==> flow/design.v (excerpt) <==
module conv_1d #(
    parameter DATA_WIDTH  = 8,
    parameter KERNEL_SIZE = 16
) (
    input logic clk,
    input logic arst_n,
    input  logic [DATA_WIDTH-1:0] signal_data,
    input  logic                  signal_vld,
    input  logic                  signal_last,
    output logic                  signal_rdy,
    input  logic [KERNEL_SIZE*DATA_WIDTH-1:0] kernel,
    output logic [DATA_WIDTH*2+$clog2(KERNEL_SIZE)-1:0] result_data,
    output logic                    result_vld,
    output logic                    result_last,
    input  logic                    result_rdy
);
  localparam PRODUCT_WIDTH = (DATA_WIDTH * 2);
  localparam RESULT_WIDTH  = PRODUCT_WIDTH + $clog2(KERNEL_SIZE);
  logic [KERNEL_SIZE-1:0][DATA_WIDTH-1:0] signal_buf;
  logic shift_vld;
  logic shift_last;
  always_ff @(posedge clk or negedge arst_n) begin
    if (!arst_n) begin
      signal_buf <= '0;
  ...
Size: about 5,200 cells after synthesis, roughly 410 flip-flops, about 160 I/O pins.
Settings: LEC_CHECK=0, CAP_MARGIN=10, CORE_ASPECT_RATIO=0.71, CORE_MARGIN=2, CORE_UTILIZATION=72, CTS_CLUSTER_SIZE=32, SETUP_SLACK_MARGIN=0.71, SLEW_MARGIN=20, TNS_END_PERCENT=75; clock period 5.26 ns.
run.sh (not shown) runs the stock make flow with config.mk's settings and CLKGATE_MAP_FILE=.
The first run completed and failed the layout checks on setup timing.
Then changed:
Settings changed: CAP_MARGIN 10 to 20, CORE_ASPECT_RATIO 0.71 to default, CORE_UTILIZATION 72 to 40, CTS_CLUSTER_SIZE 32 to default, SETUP_SLACK_MARGIN 0.71 to default, TNS_END_PERCENT 75 to default.
Clock period 5.26 ns to 5.78 ns, I/O delays scaled along.
=> Now the flow went through all stages and came out clean. Worst setup slack gains 360 ps. Via count shrinks by a few percent. Fmax is lower by a few percent. Synthesized cell count does not change. Synthesized area stays the same. Non-clock buffer count falls by 184.
Then changed:
Settings changed: CORE_UTILIZATION 40 to 70.
Clock period 5.78 ns to 5.17 ns, I/O delays scaled along.
Now the flow reached the layout checks and failed them: setup timing.
Setup slack is worse by 610 ps.
Global-route usage went up by 14 points.
Register-to-register slack is worse by 610 ps.
Cell count went down by 6.7%.
Non-clock buffer count went up by 234.
Die area went down by 42%.
Final area went up by 1.9%.

---

Setup of old:
The RTL this note starts from:
==> flow/design.v <==
module conv_1d #(
    parameter DATA_WIDTH  = 8,
    parameter KERNEL_SIZE = 16
) (
    input logic clk,
    input logic arst_n,
    input  logic [DATA_WIDTH-1:0] signal_data,
    input  logic                  signal_vld,
    input  logic                  signal_last,
    output logic                  signal_rdy,
    input  logic [KERNEL_SIZE*DATA_WIDTH-1:0] kernel,
    output logic [DATA_WIDTH*2+$clog2(KERNEL_SIZE)-1:0] result_data,
    output logic                    result_vld,
    output logic                    result_last,
    input  logic                    result_rdy
);
  localparam PRODUCT_WIDTH = (DATA_WIDTH * 2);
  localparam RESULT_WIDTH  = PRODUCT_WIDTH + $clog2(KERNEL_SIZE);
  logic [KERNEL_SIZE-1:0][DATA_WIDTH-1:0] signal_buf;
  logic shift_vld;
  logic shift_last;
  always_ff @(posedge clk or negedge arst_n) begin
    if (!arst_n) begin
      signal_buf <= '0;
      shift_vld <= 1'b0;
      shift_last <= 1'b0;
    end else begin 
      if (signal_vld) begin  
        signal_buf <= {signal_data, signal_buf[KERNEL_SIZE-1:1]}; 
      end
      shift_vld <= signal_vld;
      shift_last <= signal_vld & signal_last;
    end
  end
  logic [KERNEL_SIZE-1:0][PRODUCT_WIDTH-1:0] products;
  always_comb begin
    for (int i = 0; i < KERNEL_SIZE; i++) begin
      products[i] = kernel[i*DATA_WIDTH +: DATA_WIDTH] * signal_buf[i];
    end
  end
  logic [KERNEL_SIZE-1:0][PRODUCT_WIDTH-1:0] products_buf;
  logic products_vld;
  logic products_last;
  always_ff @(posedge clk or negedge arst_n) begin
    if (!arst_n) begin
      products_buf <= '0;
      products_vld <= 1'b0;
      products_last <= 1'b0;
    end else begin
      products_buf <= products;
      products_vld <= shift_vld;
      products_last <= shift_last;
    end
  end
  logic [RESULT_WIDTH-1:0] sum;
  always_comb begin
    sum = 0;
    for (int i = 0; i < KERNEL_SIZE; i++) begin
      sum += products_buf[i];
    end
  end
  logic [RESULT_WIDTH-1:0] sum_buf;
  logic sum_vld;
  logic sum_last;
  always_ff @(posedge clk or negedge arst_n) begin
    if (!arst_n) begin
      sum_buf <= '0;
      sum_vld <= 1'b0;
      sum_last <= 1'b0;
    end else begin
      sum_buf <= sum;
      sum_vld <= products_vld;
      sum_last <= products_last;
    end
  end
  assign result_data = sum_buf;
  assign result_vld  = sum_vld;
  assign result_last = sum_last;
  assign signal_rdy  = 1'b1;
endmodule
clock: 3.45 ns
lec_check: 0
abc_area: 0
cap_margin: 10
cell_pad_in_sites_detail_placement: 0
core_aspect_ratio: 1.38
core_margin: 10
core_utilization: 50
cts_cluster_diameter: 256
cts_cluster_size: 13
gpl_routability_driven: 0
gpl_timing_driven: 1
hold_slack_margin: 0.11
max_routing_layer: met4
min_routing_layer: met2
place_density_lb_addon: 0.15
setup_slack_margin: 0.44
slew_margin: 10
tns_end_percent: 35
The final report for old shows a completed flow and a layout that fails verification, specifically negative setup slack.
What new does differently from old at the input level:
- removing GPL_ROUTABILITY_DRIVEN (formerly 0)
- changing CORE_MARGIN from 10 to 2
- changing SLEW_MARGIN from 10 to 20
- removing SETUP_SLACK_MARGIN (formerly 0.44)
- removing ABC_AREA (formerly 0)
- changing CAP_MARGIN from 10 to 20
- removing CTS_CLUSTER_SIZE (formerly 13)
- removing HOLD_SLACK_MARGIN (formerly 0.11)
- removing CTS_CLUSTER_DIAMETER (formerly 256)
- removing CELL_PAD_IN_SITES_DETAIL_PLACEMENT (formerly 0)
- removing MAX_ROUTING_LAYER (formerly met4)
- changing TNS_END_PERCENT from 35 to 5
- removing CORE_ASPECT_RATIO (formerly 1.38)
- removing PLACE_DENSITY_LB_ADDON (formerly 0.15)
- removing MIN_ROUTING_LAYER (formerly met2)
- removing GPL_TIMING_DRIVEN (formerly 1)
- changing CORE_UTILIZATION from 50 to 57
- changing the clock period (ns, I/O delays scaled along) from 3.45 to 4.83
Notes after the runs:
Layout checks on new: not met. Flow itself completed; violations: negative setup slack.
Re sequential share of cell area: new and old aren't equal, and the higher value belongs to new.
[compare] base=old new=new: met1 track demand over resource now larger; die area shows a reduction of 20%.
On clock-buffer cell count, the lower figure sits with old, not new.
Routed wire in new totals less than in old.
